Design mips, start of the top module:
module mips(clk, rstb, mem_wr_data, mem_addr, mem_rd_data, mem_wr_ena, PC);
Size: roughly 1200 flip-flops, roughly 98000 um2 of cells after synthesis.
clock: 7.24 ns
lec_check: 0
cap_margin: 40
cell_pad_in_sites_detail_placement: 1
core_aspect_ratio: 0.74
core_margin: 7
core_utilization: 19
cts_cluster_diameter: 216
cts_cluster_size: 79
gpl_routability_driven: 1
gpl_timing_driven: 0
hold_slack_margin: 0.11
max_routing_layer: met4
min_routing_layer: met2
place_density_lb_addon: 0.08
setup_slack_margin: 1.83
slew_margin: 5
tns_end_percent: 80
run.sh (not shown) runs the stock make flow with config.mk's settings and CLKGATE_MAP_FILE=.
The baseline ended with an error in global routing, error GRT-0116.
==> next run, changes <==
Settings changed: CAP_MARGIN 40 to 20, CELL_PAD_IN_SITES_DETAIL_PLACEMENT 1 to default, CORE_ASPECT_RATIO 0.74 to default, CORE_MARGIN 7 to 2, CORE_UTILIZATION 19 to 58, CTS_CLUSTER_DIAMETER 216 to default, CTS_CLUSTER_SIZE 79 to default, GPL_ROUTABILITY_DRIVEN 1 to default, GPL_TIMING_DRIVEN 0 to default, HOLD_SLACK_MARGIN 0.11 to default, MAX_ROUTING_LAYER met4 to default, MIN_ROUTING_LAYER met2 to default, PLACE_DENSITY from default to 0.6, PLACE_DENSITY_LB_ADDON 0.08 to default, SETUP_SLACK_MARGIN 1.83 to default, SLEW_MARGIN 5 to 20, TNS_END_PERCENT 80 to default.
Clock period 7.24 ns to 8.99 ns, I/O delays scaled along.
With this change the flow completed, yet does not pass: setup timing.
Die size came out lower by 68%.
Synthesized cell count is unchanged.
Area after synthesis stays the same.
==> next run, changes <==
Settings changed: PLACE_DENSITY 0.6 to default, SETUP_SLACK_MARGIN from default to 1.87, TNS_END_PERCENT from default to 5.
Clock period 8.99 ns to 7.19 ns, I/O delays scaled along.
The new run completed, yet does not pass: setup timing.
Worst setup slack loses 2.0 ns.
Clock power rises by 21%.
Cell count goes up by 2.1%.
Wire length falls by 3.3%.
Critical path depth is higher by 3.
Maximum frequency shrinks by 1.6%.
Utilization went down by 1.2 points.
Count of clock-buffer cells in the layout shrinks by 4.
Synthesized area does not change.
Die size stays the same.
Final area is lower by 1.7%.
==> next run, changes <==
Settings changed: CTS_CLUSTER_DIAMETER from default to 189, PLACE_DENSITY from default to 0.6, SETUP_SLACK_MARGIN 1.87 to default.
Clock period 7.19 ns to 7.28 ns, I/O delays scaled along.
- The new run completed and failed the layout checks on setup timing
- clock power increases by about 6%
- routed wire length rose by 0.64%
- core utilization is lower by 0.39 points
- non-clock buffer count drops by 47
- synthesized cell count does not change
- area after synthesis stays the same
- die size stays the same

---

Starting RTL as in the previous note.
clock: 5.23 ns
lec_check: 0
abc_area: 1
cap_margin: 20
core_margin: 2
core_utilization: 72
cts_cluster_diameter: 373
cts_cluster_size: 42
place_density: 0.65
slew_margin: 5
The starting point stopped in global routing on GRT-0116.
Then changed:
- ABC_AREA: 1 -> not set
- CORE_UTILIZATION: 72 -> 58
- CTS_CLUSTER_DIAMETER: 373 -> not set
- CTS_CLUSTER_SIZE: 42 -> not set
- PLACE_DENSITY: 0.65 -> not set
- SETUP_SLACK_MARGIN: not set -> 1.64
- SLEW_MARGIN: 5 -> 20
- TNS_END_PERCENT: not set -> 5
- clock period: 5.23 -> 7.14 ns (I/O delays scaled with it)
Now the flow finished but failed the layout checks on negative setup slack.
Die size climbs by a quarter to a third.
Synthesized cell count drops by a quarter to a third.
Area after synthesis goes up by a few percent.
Then changed:
- CORE_UTILIZATION: 58 -> 66
- CTS_CLUSTER_DIAMETER: not set -> 123
- MAX_ROUTING_LAYER: not set -> met4
- PLACE_DENSITY: not set -> 0.6
- SETUP_SLACK_MARGIN: 1.64 -> not set
- TNS_END_PERCENT: 5 -> not set
- clock period: 7.14 -> 8.99 ns (I/O delays scaled with it)
=>
- This time the run failed in global routing with GRT-0116
- synthesized cell count is unchanged
- synthesized area stays the same
- die size shrinks by about 12%
Then changed:
- CORE_UTILIZATION: 66 -> 57
- CTS_CLUSTER_DIAMETER: 123 -> not set
- MAX_ROUTING_LAYER: met4 -> not set
- PLACE_DENSITY: 0.6 -> not set
- SETUP_SLACK_MARGIN: not set -> 1.64
- clock period: 8.99 -> 10.4 ns (I/O delays scaled with it)
Result: With this change the flow finished but failed the layout checks on negative setup slack; synthesized cell count does not change; die area climbs by about a fifth; synthesized area does not change.
Then changed:
- CORE_UTILIZATION: 57 -> 65
- MAX_ROUTING_LAYER: not set -> met4
- SETUP_SLACK_MARGIN: 1.64 -> 1.87
- TNS_END_PERCENT: not set -> 5
- clock period: 10.4 -> 11.3 ns (I/O delays scaled with it)
Outcome: The new run ended with an error in global routing; die area came out lower by 12%; synthesized cell count is unchanged; area after synthesis does not change.
Then changed:
- CORE_UTILIZATION: 65 -> 40
- MAX_ROUTING_LAYER: met4 -> not set
- PLACE_DENSITY: not set -> 0.6
- SETUP_SLACK_MARGIN: 1.87 -> not set
- TNS_END_PERCENT: 5 -> not set
- clock period: 11.3 -> 12.8 ns (I/O delays scaled with it)
The changed run finished clean.
Die size rises by about 60%.
Synthesized area stays the same.
Synthesized cell count stays the same.

---

Starting RTL as in the previous note.
clock: 11.4 ns
lec_check: 0
cap_margin: 15
core_aspect_ratio: 0.74
core_margin: 2
core_utilization: 68
cts_cluster_diameter: 74
cts_cluster_size: 21
gpl_timing_driven: 1
max_routing_layer: met4
setup_slack_margin: 0.86
slew_margin: 20
tns_end_percent: 65
The starting point died in global routing.
Rerun with:
CORE_ASPECT_RATIO = 0.72   (was 0.74)
CORE_UTILIZATION = 71   (was 68)
MAX_ROUTING_LAYER = not set   (was met4)
clock period = 10.8 ns   (was 11.4 ns; I/O delays follow)
=> The changed run stopped in global routing with GRT-0116. Synthesized cell count is unchanged. Area after synthesis does not change. Die area drops by a few percent.
Rerun with:
CAP_MARGIN = 20   (was 15)
CORE_ASPECT_RATIO = not set   (was 0.72)
CORE_UTILIZATION = 72   (was 71)
CTS_CLUSTER_DIAMETER = not set   (was 74)
CTS_CLUSTER_SIZE = not set   (was 21)
GPL_TIMING_DRIVEN = not set   (was 1)
PLACE_DENSITY = 0.65   (was not set)
SETUP_SLACK_MARGIN = not set   (was 0.86)
TNS_END_PERCENT = not set   (was 65)
clock period = 7.71 ns   (was 10.8 ns; I/O delays follow)
- The changed run aborted during global routing, error GRT-0116
- synthesized cell count stays the same
- synthesized area stays the same
- die area is lower slightly
Rerun with:
ABC_AREA = 1   (was not set)
CTS_CLUSTER_SIZE = 56   (was not set)
SLEW_MARGIN = 5   (was 20)
clock period = 5.24 ns   (was 7.71 ns; I/O delays follow)
The changed run stopped in global routing (GRT-0232).
Die size came out lower by a few percent.
Synthesized area came out lower by a few percent.
Synthesized cell count came out higher by a quarter to a third.
Rerun with:
ABC_AREA = not set   (was 1)
CORE_UTILIZATION = 66   (was 72)
CTS_CLUSTER_SIZE = not set   (was 56)
PLACE_DENSITY = not set   (was 0.65)
SLEW_MARGIN = 20   (was 5)
clock period = 10.5 ns   (was 5.24 ns; I/O delays follow)
Result: The changed run died in global routing with GRT-0116. Die area increases by 12%. Synthesized cell count decreases by about 25%. Synthesized area increases by about 2.3%.

---

## run A
Starting RTL as in the previous note.
Settings: LEC_CHECK=0, ABC_AREA=1, CAP_MARGIN=40, CELL_PAD_IN_SITES_GLOBAL_PLACEMENT=3, CORE_MARGIN=2, CORE_UTILIZATION=61, CTS_CLUSTER_SIZE=56, GPL_ROUTABILITY_DRIVEN=0, MIN_ROUTING_LAYER=met1, PLACE_DENSITY_LB_ADDON=0.18, SLEW_MARGIN=20, TNS_END_PERCENT=5; clock period 18.2 ns.
Run A never completed, since it errored out during global placement without I/O.
### run A -> run B
- clearing GPL_ROUTABILITY_DRIVEN, which used to be 0
- clearing CELL_PAD_IN_SITES_GLOBAL_PLACEMENT, which used to be 3
- clearing MIN_ROUTING_LAYER, which used to be met1
- clearing CTS_CLUSTER_SIZE, which used to be 56
- putting PLACE_DENSITY at 0.6 where nothing was set
- clearing PLACE_DENSITY_LB_ADDON, which used to be 0.18
- clearing ABC_AREA, which used to be 1
- swapping 40 for 20 in CAP_MARGIN
- swapping 61 for 58 in CORE_UTILIZATION
- putting SETUP_SLACK_MARGIN at 1.35 where nothing was set
- swapping 18.2 for 7.25 in the clock period (ns, I/O delays scaled along)
Notes after the runs:
Taking run A as the reference point, the number of standard-cell rows in the floorplan of run B rises by about 3.4%.
Comparing run A and run B, core utilization at floorplan is higher on run A.
Run B gives more floorplan die width than run A did.
Area inside the core boundary, run B vs run A: up by a little under 10%
Run B against run A: simple logic cell fraction of the synthesized area now sits lower; die area now sits higher; number of cells in the yosys synthesis report now sits lower; chip area from the yosys synthesis statistics now sits higher.
Relative to run A, the xor and xnor fraction of the mapped netlist area of run B is higher by 0.30 points.
Cell area after technology mapping (run B vs. run A) increases by a few percent
Run B had finished all stages when the layout checks came back failing, citing negative setup slack.
Edits applied to the flow inputs when going from run B to run C:
- clearing SETUP_SLACK_MARGIN, which used to be 1.35
- swapping 58 for 66 in CORE_UTILIZATION
- clearing PLACE_DENSITY, which used to be 0.6
- clearing TNS_END_PERCENT, which used to be 5
- swapping 7.25 for 10.4 in the clock period (ns, I/O delays scaled along)
Findings:
Run C did not finish: a tool error stopped it during global routing.
~same synthesized area in run B and run C
As of run C, total cell area at the placement stage had fallen by a few percent compared to run B.
Instance count after placement with tap cells included: run C vs run B down 674
From run B to run C the numbers moved as follows: area of the core saw a decrease, yosys synthesis chip area saw little to no change.

---

Starting RTL as in the previous note.
==> flow/config.mk <==
export PLATFORM = sky130hd
export DESIGN_NAME = mips
export DESIGN_NICKNAME = mips
export VERILOG_FILES = /design/flow/design.v
export SDC_FILE = /design/flow/constraint.sdc
export NUM_CORES = 4
export LEC_CHECK = 0
export ABC_AREA = 0
export CAP_MARGIN = 20
export CELL_PAD_IN_SITES_DETAIL_PLACEMENT = 1
export CORE_ASPECT_RATIO = 0.66
export CORE_MARGIN = 2
export CORE_UTILIZATION = 49
export CTS_CLUSTER_DIAMETER = 296
export GPL_ROUTABILITY_DRIVEN = 0
export MAX_ROUTING_LAYER = met4
export MIN_ROUTING_LAYER = met2
export PLACE_DENSITY = 0.91
export SETUP_SLACK_MARGIN = 3.33
export SLEW_MARGIN = 20
==> flow/constraint.sdc <==
create_clock -name core_clock -period 16.4 [get_ports {clk}]
set_input_delay 3.2800 -clock core_clock [delete_from_list [all_inputs] [get_ports {clk}]]
set_output_delay 3.2800 -clock core_clock [all_outputs]
set_load 0.01 [all_outputs]
The starting point ended with an error in global routing (5_1_grt) with GRT-0116.
Then changed:
ABC_AREA = not set   (was 0)
CELL_PAD_IN_SITES_DETAIL_PLACEMENT = not set   (was 1)
CORE_ASPECT_RATIO = 0.96   (was 0.66)
CORE_UTILIZATION = 50   (was 49)
CTS_CLUSTER_DIAMETER = 157   (was 296)
HOLD_SLACK_MARGIN = 0.14   (was not set)
MIN_ROUTING_LAYER = not set   (was met2)
PLACE_DENSITY = 0.93   (was 0.91)
SETUP_SLACK_MARGIN = not set   (was 3.33)
clock period = 11.1 ns   (was 16.4 ns; I/O delays follow)
The changed run stopped in global routing (5_1_grt) on GRT-0116.
Die area decreases by a few percent.
Synthesized cell count does not change.
Area after synthesis is unchanged.
Then changed:
CORE_ASPECT_RATIO = not set   (was 0.96)
CORE_UTILIZATION = 66   (was 50)
CTS_CLUSTER_DIAMETER = 104   (was 157)
GPL_ROUTABILITY_DRIVEN = not set   (was 0)
HOLD_SLACK_MARGIN = not set   (was 0.14)
PLACE_DENSITY = not set   (was 0.93)
SETUP_SLACK_MARGIN = 1.87   (was not set)
clock period = 10.5 ns   (was 11.1 ns; I/O delays follow)
Result:
- The new run stopped in global routing (5_1_grt) with GRT-0116
- area after synthesis stays the same
- die area came out lower by 24%
- synthesized cell count stays the same
Then changed:
CTS_CLUSTER_DIAMETER = 234   (was 104)
MAX_ROUTING_LAYER = not set   (was met4)
TNS_END_PERCENT = 5   (was not set)
clock period = 12.3 ns   (was 10.5 ns; I/O delays follow)
The changed run ended with an error in global routing (5_1_grt).
Area after synthesis stays the same.
Synthesized cell count stays the same.
Die size is unchanged.
Power is estimated from default activity; no workload was simulated.
